north:
==> flow/design.v (excerpt) <==
module magnitude_wrapper(
	input aclk,
	input aresetn,
	input s_i_data_valid,
	output reg s_o_data_ready,
	input [31:0] s_i_data,
	output reg m_o_data_valid,
	input m_i_data_ready,
	output reg [31:0] m_o_data
    );
==> flow/config.mk <==
export PLATFORM = sky130hd
export DESIGN_NAME = magnitude_wrapper
export DESIGN_NICKNAME = magnitude_wrapper
export VERILOG_FILES = /design/flow/design.v
export SDC_FILE = /design/flow/constraint.sdc
export NUM_CORES = 4
export LEC_CHECK = 0
export ABC_AREA = 1
export CAP_MARGIN = 20
export CORE_ASPECT_RATIO = 1.45
export CORE_MARGIN = 2
export CORE_UTILIZATION = 72
export CTS_CLUSTER_DIAMETER = 305
export CTS_CLUSTER_SIZE = 99
export SLEW_MARGIN = 20
export TNS_END_PERCENT = 15
==> flow/constraint.sdc <==
create_clock -name core_clock -period 4.54 [get_ports {aclk}]
set_input_delay 0.9080 -clock core_clock [delete_from_list [all_inputs] [get_ports {aclk}]]
set_output_delay 0.9080 -clock core_clock [all_outputs]
set_load 0.01 [all_outputs]
run.sh (not shown) runs the stock make flow with config.mk's settings and CLKGATE_MAP_FILE=.
The flow for north finished, though final verification flagged negative setup slack.
[inputs] south vs north
Settings: a change of CAP_MARGIN from 20 to 15; a change of CTS_CLUSTER_DIAMETER from 305 to 209; a deleted TNS_END_PERCENT that had been 15; a deleted CORE_ASPECT_RATIO that had been 1.45; a change of CTS_CLUSTER_SIZE from 99 to 34.
Results
- south did not finish; the tool stopped in global routing with error GRT-0232.
- In north the implementation completed, yet the final layout does not meet the checks, the culprit being negative setup slack.
- Total cell area at the placement stage of north is on par with south.
- Post-synthesis sequential element count: north vs south identical
- south vs. north: synthesized cell count comparable; die size comparable; initial standard-cell utilization of the core now smaller; post-synthesis average cell area comparable.
- Summary of south over north: area of the core rose 0.51%, placer congestion estimate fell 0.074.

========
## build 85
magnitude_wrapper again, from the RTL that the note above started with.
Settings: LEC_CHECK=0, CAP_MARGIN=30, CORE_ASPECT_RATIO=0.91, CORE_MARGIN=2, CORE_UTILIZATION=72, CTS_CLUSTER_SIZE=22, PLACE_DENSITY_LB_ADDON=0.04, SETUP_SLACK_MARGIN=-0.36, SLEW_MARGIN=20; clock period 14.1 ns.
Inputs modified between build 85 and build 86:
- CORE_ASPECT_RATIO removed (was 0.91)
- PLACE_DENSITY_LB_ADDON removed (was 0.04)
- CTS_CLUSTER_SIZE changed from 22 to 34
- SETUP_SLACK_MARGIN removed (was -0.36)
- CAP_MARGIN changed from 30 to 20
- the clock period (ns, I/O delays scaled along) changed from 14.1 to 6.18
Notes after the runs:
Although it ran to completion, build 86 produced a layout that fails the final checks because of setup timing. Taking build 85 as the reference, in build 86 non-clock buffer count shows an increase of 420%, final design instance area without fill shows an increase of about 17%, proportion of cell area spent on the clock network shows a reduction of 0.16 points. From build 85 to build 86 the numbers moved as follows: final cell utilization of the core increased by 14 points relative to the old numbers, global-route wire length before repair moved up, final worst-path setup slack decreased by 7.76 ns relative to the old numbers. Build 86 falls short of build 85 in register-to-register slack. Against build 85, build 86 comes in about 2% higher on maximum operating frequency.
diff inputs: build 86 => build 93
- a change of CORE_UTILIZATION from 72 to 40
- a deleted CTS_CLUSTER_SIZE that had been 34
- a change of the clock period (ns, I/O delays scaled along) from 6.18 to 8.17
[summary]
The flow did not stop early for build 93: all stages ran, and the layout cleared the timing, design-rule and antenna checks.
Highest signal layer in the routed design = met5: build 86; highest signal layer in the routed design = met4: build 93
Build 93: count of buffer and inverter cells on the critical path lower than build 86
Looking at endpoint of the most critical setup path, the o_data_temp[31]$_DFFE_PP_ result is from build 86; the o_data_temp[30]$_DFFE_PP_ one comes from build 93.
Build 93 against build 86: fraction of registers with async set or reset after synthesis flat.
Edits applied to the flow inputs when going from build 93 to build 40:
- putting CTS_CLUSTER_SIZE at 76 where nothing was set
- swapping 40 for 72 in CORE_UTILIZATION
- putting ABC_AREA at 1 where nothing was set
- putting PLACE_DENSITY_LB_ADDON at 0.28 where nothing was set
- swapping 8.17 for 6.46 in the clock period (ns, I/O delays scaled along)
Findings:
Build 40: all stages done; final checks FAILED (setup timing). [build 40] proportion of cell area occupied by multi-input gates fell 4.5 points relative to build 93. When build 40 is set beside build 93, its number of cells in Yosys stat turns out to be 440 larger. [build 40] final standard cell count with taps included and fillers excluded rose 331 relative to build 93. Against build 93, build 40 comes in about 15% higher on post-layout instance area. The number of buffer and inverter stages on the critical path of build 40 is higher than that of build 93. Number of tapcells down 43% in build 40 wrt build 93. Build 93 -> build 40: buffer count excluding the clock tree in the final layout increased by more than 100%.
Edits applied to the flow inputs when going from build 40 to build 2:
- an added GPL_ROUTABILITY_DRIVEN of 0
- an added SETUP_SLACK_MARGIN of 1.85
- a change of PLACE_DENSITY_LB_ADDON from 0.28 to 0.01
--- outcome ---
From the logs: build 2 reached the end of the flow and failed the layout checks with setup timing.
Wire length of the first global-routing pass in build 2 vs build 40: down about 3.4%
In the metrics for build 40 and build 2, the one carrying the lower arrival time of the worst setup path is build 2.
Final period utilization: build 40 and build 2 compared, higher one is build 40
Required arrival time at the worst endpoint essentially unchanged between build 2 and build 40.
Build 2: worst slew margin relative to its limit 9.7 points above build 40
The lower sum of negative setup slack of build 40 and build 2 is in build 40.
[build 2] cell area after layout rose 1.2% relative to build 40
Comparing build 40 against build 2, there is no change at all in synthesized cell count.
Routed length on met3 ended up 26% lower on build 2 than on build 40.

========
Setup of before:
The RTL this note starts from:
==> flow/design.v <==
`timescale 1ns / 1ps
module magnitude_wrapper(
	input aclk,
	input aresetn,
	input s_i_data_valid,
	output reg s_o_data_ready,
	input [31:0] s_i_data,
	output reg m_o_data_valid,
	input m_i_data_ready,
	output reg [31:0] m_o_data
    );
	reg [31:0] o_data_temp;
	reg [15:0] data_real;
	reg [15:0] data_imag;
	reg start_calc;
	reg ack_calc;
	wire [15:0] in_real = s_i_data[15:0];
	wire [15:0] in_imag = s_i_data[31:16];
	always @ (posedge aclk)
		begin
			if (aresetn == 0) begin
				s_o_data_ready <= 1'b0;
				start_calc <= 1'b0;
			end
			if (ack_calc == 1'b1) begin
				start_calc <= 0;
			end
			if ( (s_i_data_valid == 1'b1) && (ack_calc == 0)) begin
				if (in_real[15] == 1'b1)
					data_real <= ~in_real + 16'd1;
				else
					data_real <= in_real;
				if (in_imag[15] == 1'b1)
					data_imag <= ~in_imag + 16'd1;
				else
					data_imag <= in_imag;
				s_o_data_ready <= 1;
				start_calc <= 1'b1;
			end
		end
	always @ (posedge aclk)
		begin
			if (aresetn == 0) begin
				ack_calc <= 0;
			end
			if (start_calc == 1'b1) begin
				ack_calc <= 1;
				o_data_temp <= data_real*data_real + data_imag*data_imag;
			end
			else begin
				ack_calc <= 0;
			end
		end
	always @ (posedge aclk)
		begin
			if (aresetn == 0) begin
				m_o_data_valid <= 1'b0;
			end
			if (m_i_data_ready == 1'b1) begin
				if (ack_calc == 0) begin
					m_o_data_valid <= 1'b0;
				end
				else begin
					m_o_data_valid <= 1'b1;
					m_o_data <= o_data_temp;
				end
			end
		end
endmodule
clock: 5.28 ns
lec_check: 0
cap_margin: 20
core_margin: 2
core_utilization: 59
slew_margin: 20
To summarise before: no stage aborted, but the layout did not pass its checks, failing on negative setup slack.
The inputs of after differ from those of before as listed below.
- setting SETUP_SLACK_MARGIN to -0.36 for the first time
- changing CORE_UTILIZATION from 59 to 22
- changing CAP_MARGIN from 20 to 30
- changing the clock period (ns, I/O delays scaled along) from 5.28 to 11.4
[summary]
after: all stages complete, timing, DRC and antenna checks passed. Higher fraction of the cycle the final worst path needs among after and before: before. Cmp after vs before: fraction of area in multi-input gates higher in after. after vs. before: first-iteration DRC count picked up an extra 67; worst hold margin moved up. The run showing the greater final cell count is after. after vs before: pre-placement core utilization down. Compared with before, in after global-route usage over all layers saw a decrease, setup slack went up.

========
// magnitude_wrapper: RTL as listed in full above, without the edits since
make LEC_CHECK=0 ABC_AREA=1 CAP_MARGIN=20 CORE_MARGIN=2 CORE_UTILIZATION=72 CTS_CLUSTER_DIAMETER=336 CTS_CLUSTER_SIZE=99 SETUP_SLACK_MARGIN=1.3 SLEW_MARGIN=20 TNS_END_PERCENT=15 finish   # period 5.27 ns
The starting point finished with negative setup slack left.
Next try:
ABC_AREA = default   (was 1)
CORE_UTILIZATION = 68   (was 72)
CTS_CLUSTER_DIAMETER = default   (was 336)
CTS_CLUSTER_SIZE = default   (was 99)
SETUP_SLACK_MARGIN = default   (was 1.3)
TNS_END_PERCENT = default   (was 15)
clock period = 11.6 ns   (was 5.27 ns; I/O delays follow)
Result: The new run completed with no timing, DRC or antenna violations; core utilization is lower by 17 points; non-clock buffer count is lower by 317.
Next try:
CORE_UTILIZATION = 35   (was 68)
CTS_CLUSTER_DIAMETER = 32   (was default)
clock period = 10.0 ns   (was 11.6 ns; I/O delays follow)
After rerunning:
- The changed run ran to the end with no violations
- worst setup slack loses 1.6 ns
- utilization drops by 35 points
- cell count climbs by about a fifth
- routed wire length climbs by a few percent
Next try:
ABC_AREA = 1   (was default)
CORE_ASPECT_RATIO = 1.86   (was default)
CORE_MARGIN = 7   (was 2)
CORE_UTILIZATION = 69   (was 35)
CTS_CLUSTER_DIAMETER = 310   (was 32)
CTS_CLUSTER_SIZE = 100   (was default)
HOLD_SLACK_MARGIN = 0.06   (was default)
PLACE_DENSITY_LB_ADDON = 0.3   (was default)
SLEW_MARGIN = 25   (was 20)
TNS_END_PERCENT = 5   (was default)
After rerunning: Fmax went up by 15%; synthesized area went up by about 5.5%; flip-flop count stays the same; design area went up by 2.6%; final cell count went up by about 3%; non-clock buffer count is unchanged.
Next try:
ABC_AREA = default   (was 1)
CELL_PAD_IN_SITES_GLOBAL_PLACEMENT = 1   (was default)
CORE_ASPECT_RATIO = default   (was 1.86)
CORE_UTILIZATION = 35   (was 69)
CTS_CLUSTER_DIAMETER = 228   (was 310)
CTS_CLUSTER_SIZE = 61   (was 100)
GPL_TIMING_DRIVEN = 0   (was default)
HOLD_SLACK_MARGIN = default   (was 0.06)
MAX_ROUTING_LAYER = met4   (was default)
PLACE_DENSITY_LB_ADDON = 0.27   (was 0.3)
SETUP_SLACK_MARGIN = 1.86   (was default)
SLEW_MARGIN = 20   (was 25)
TNS_END_PERCENT = default   (was 5)
What happened: Hold slack is about the same; via count shrinks by 15%; maximum frequency shrinks by 10%; worst setup slack loses 0.82 ns; sequential cell count stays the same; area after synthesis is lower by 5.2%; design area is lower by 0.54%; global-route usage fell by 15 points.
Next try:
CELL_PAD_IN_SITES_GLOBAL_PLACEMENT = default   (was 1)
CORE_MARGIN = 2   (was 7)
CORE_UTILIZATION = 58   (was 35)
CTS_CLUSTER_DIAMETER = default   (was 228)
CTS_CLUSTER_SIZE = default   (was 61)
GPL_TIMING_DRIVEN = default   (was 0)
MAX_ROUTING_LAYER = default   (was met4)
PLACE_DENSITY_LB_ADDON = default   (was 0.27)
SETUP_SLACK_MARGIN = default   (was 1.86)
clock period = 4.54 ns   (was 10.0 ns; I/O delays follow)
Result:
- With this change the flow ran to the end with violations: negative setup slack
- final area came out higher by about 13%
- worst hold slack loses 0.048 ns
- clock skew hardly moves

========
## run 1
Starts from the design.v that is shown in full above.
export LEC_CHECK = 0
export CAP_MARGIN = 20
export CORE_ASPECT_RATIO = 1.32
export CORE_MARGIN = 9
export CORE_UTILIZATION = 17
export CTS_CLUSTER_DIAMETER = 45
export CTS_CLUSTER_SIZE = 35
export GPL_ROUTABILITY_DRIVEN = 0
export GPL_TIMING_DRIVEN = 1
export MAX_ROUTING_LAYER = met4
export MIN_ROUTING_LAYER = met2
export SLEW_MARGIN = 20
export TNS_END_PERCENT = 70
create_clock -name core_clock -period 11.2 [get_ports {aclk}]
#### Input delta (run 2 over run 1)
Settings: clearing CTS_CLUSTER_DIAMETER, which used to be 45; clearing MIN_ROUTING_LAYER, which used to be met2; clearing TNS_END_PERCENT, which used to be 70; clearing CTS_CLUSTER_SIZE, which used to be 35; swapping 17 for 40 in CORE_UTILIZATION; clearing CORE_ASPECT_RATIO, which used to be 1.32; clearing GPL_TIMING_DRIVEN, which used to be 1; clearing MAX_ROUTING_LAYER, which used to be met4; swapping 9 for 2 in CORE_MARGIN; clearing GPL_ROUTABILITY_DRIVEN, which used to be 0; swapping 11.2 for 10.0 in the clock period (ns, I/O delays scaled along).
[summary]
- Post-route fraction of the period consumed by the critical path delta for run 2 relative to run 1: 7.2 points higher
- When run 2 is set beside run 1, its synthesis-to-finish area growth turns out to be 5.9 points smaller.
- Compared with run 1, run 2 shows a higher sequential share of layout area.
- Run 1 -> run 2: wire length on met3 decreased by more than half
- Against run 1, run 2 reports a final area that is lower.
- In the flow results for run 2 and run 1, the utilization is smaller on run 1.
- Run 2 vs run 1, setup slack went down by 1.04 ns.
- Between run 1 and run 2, pre-placement core utilization increased.
- Taking run 2 as 1.0, run 1 lands at 1.2 on detailed-route wire length.
- A beginning of the critical path of data_real[4] is what run 1 shows, while data_real[11] belongs to run 2.
- On run 2: global-route usage is 4.9 points higher than what run 1 gave.
Edits applied to the flow inputs when going from run 2 to run 3:
Settings: CTS_CLUSTER_DIAMETER now 228, previously not set; CORE_UTILIZATION now 35, was 40; PLACE_DENSITY_LB_ADDON now 0.27, previously not set; GPL_TIMING_DRIVEN now 0, previously not set; CELL_PAD_IN_SITES_GLOBAL_PLACEMENT now 1, previously not set; CTS_CLUSTER_SIZE now 61, previously not set; SETUP_SLACK_MARGIN now 0.67, previously not set; MAX_ROUTING_LAYER now met4, previously not set.
--- outcome ---
Routed wire length (run 3 over run 2): increase, 13%
Run 3 vs run 2: via count up by a few percent
Diff run 2 -> run 3: utilization after layout shrank by 5.1 points, last weighted congestion value of the routability-driven placer rose about 4%, shortest period the worst path allows saw an increase.
Tap cell instance count delta for run 3 relative to run 2: about 15% higher
Modified inputs, run 4 compared to run 3
Settings: a deleted MAX_ROUTING_LAYER that had been met4; an added HOLD_SLACK_MARGIN of -0.06; a change of SLEW_MARGIN from 20 to 25; a deleted GPL_TIMING_DRIVEN that had been 0; an added ABC_AREA of 1; a deleted SETUP_SLACK_MARGIN that had been 0.67; a change of CORE_UTILIZATION from 35 to 38; a deleted CELL_PAD_IN_SITES_GLOBAL_PLACEMENT that had been 1; a change of CTS_CLUSTER_SIZE from 61 to 53; a deleted PLACE_DENSITY_LB_ADDON that had been 0.27; a change of CTS_CLUSTER_DIAMETER from 228 to 393.
## What came out
Run 4 ran to completion and came out clean on the timing, design-rule and antenna checks. Fill cell total of the finished layout, run 3 and run 4, higher one = run 3. The total met3 wirelength after detailed routing reported for run 4 is greater than that of run 3 by 20%. The flip-flop and latch share of the layout cell area of run 4 is lower than that of run 3. Re count of plain and timing-repair buffers: run 4 is 39% down on run 3. Diff run 3 -> run 4 | worst setup slack | increase of 1.08 ns. Compared with run 3, in run 4 initial antenna violation count shrank by 4, global-route usage held steady.
Inputs modified between run 4 and run 5:
Settings: clearing CTS_CLUSTER_DIAMETER, which used to be 393; clearing CTS_CLUSTER_SIZE, which used to be 53; clearing HOLD_SLACK_MARGIN, which used to be -0.06; swapping 38 for 72 in CORE_UTILIZATION; swapping 25 for 20 in SLEW_MARGIN; swapping 10.0 for 11.6 in the clock period (ns, I/O delays scaled along).
[summary]
Worst slew margin relative to its limit: run 5 better than run 4
Run 5: full flow OK, the timing, design-rule and antenna checks passed
Cell area | run 5 vs run 4 | run 5 smaller
Taking run 4 as the reference point, the number of fillers in the final layout of run 5 falls by 3158.
Between run 5 and run 4, the fraction of area in registers is lower for run 4.
For the worst hold slack after final layout, run 5 came in 0.0036 ns higher than run 4 did.
Delta (run 5 minus run 4): critical path depth lost about 13%; met3 global-route usage picked up an extra 1.3 points; final period demand of the worst path lost 0.088 ns.
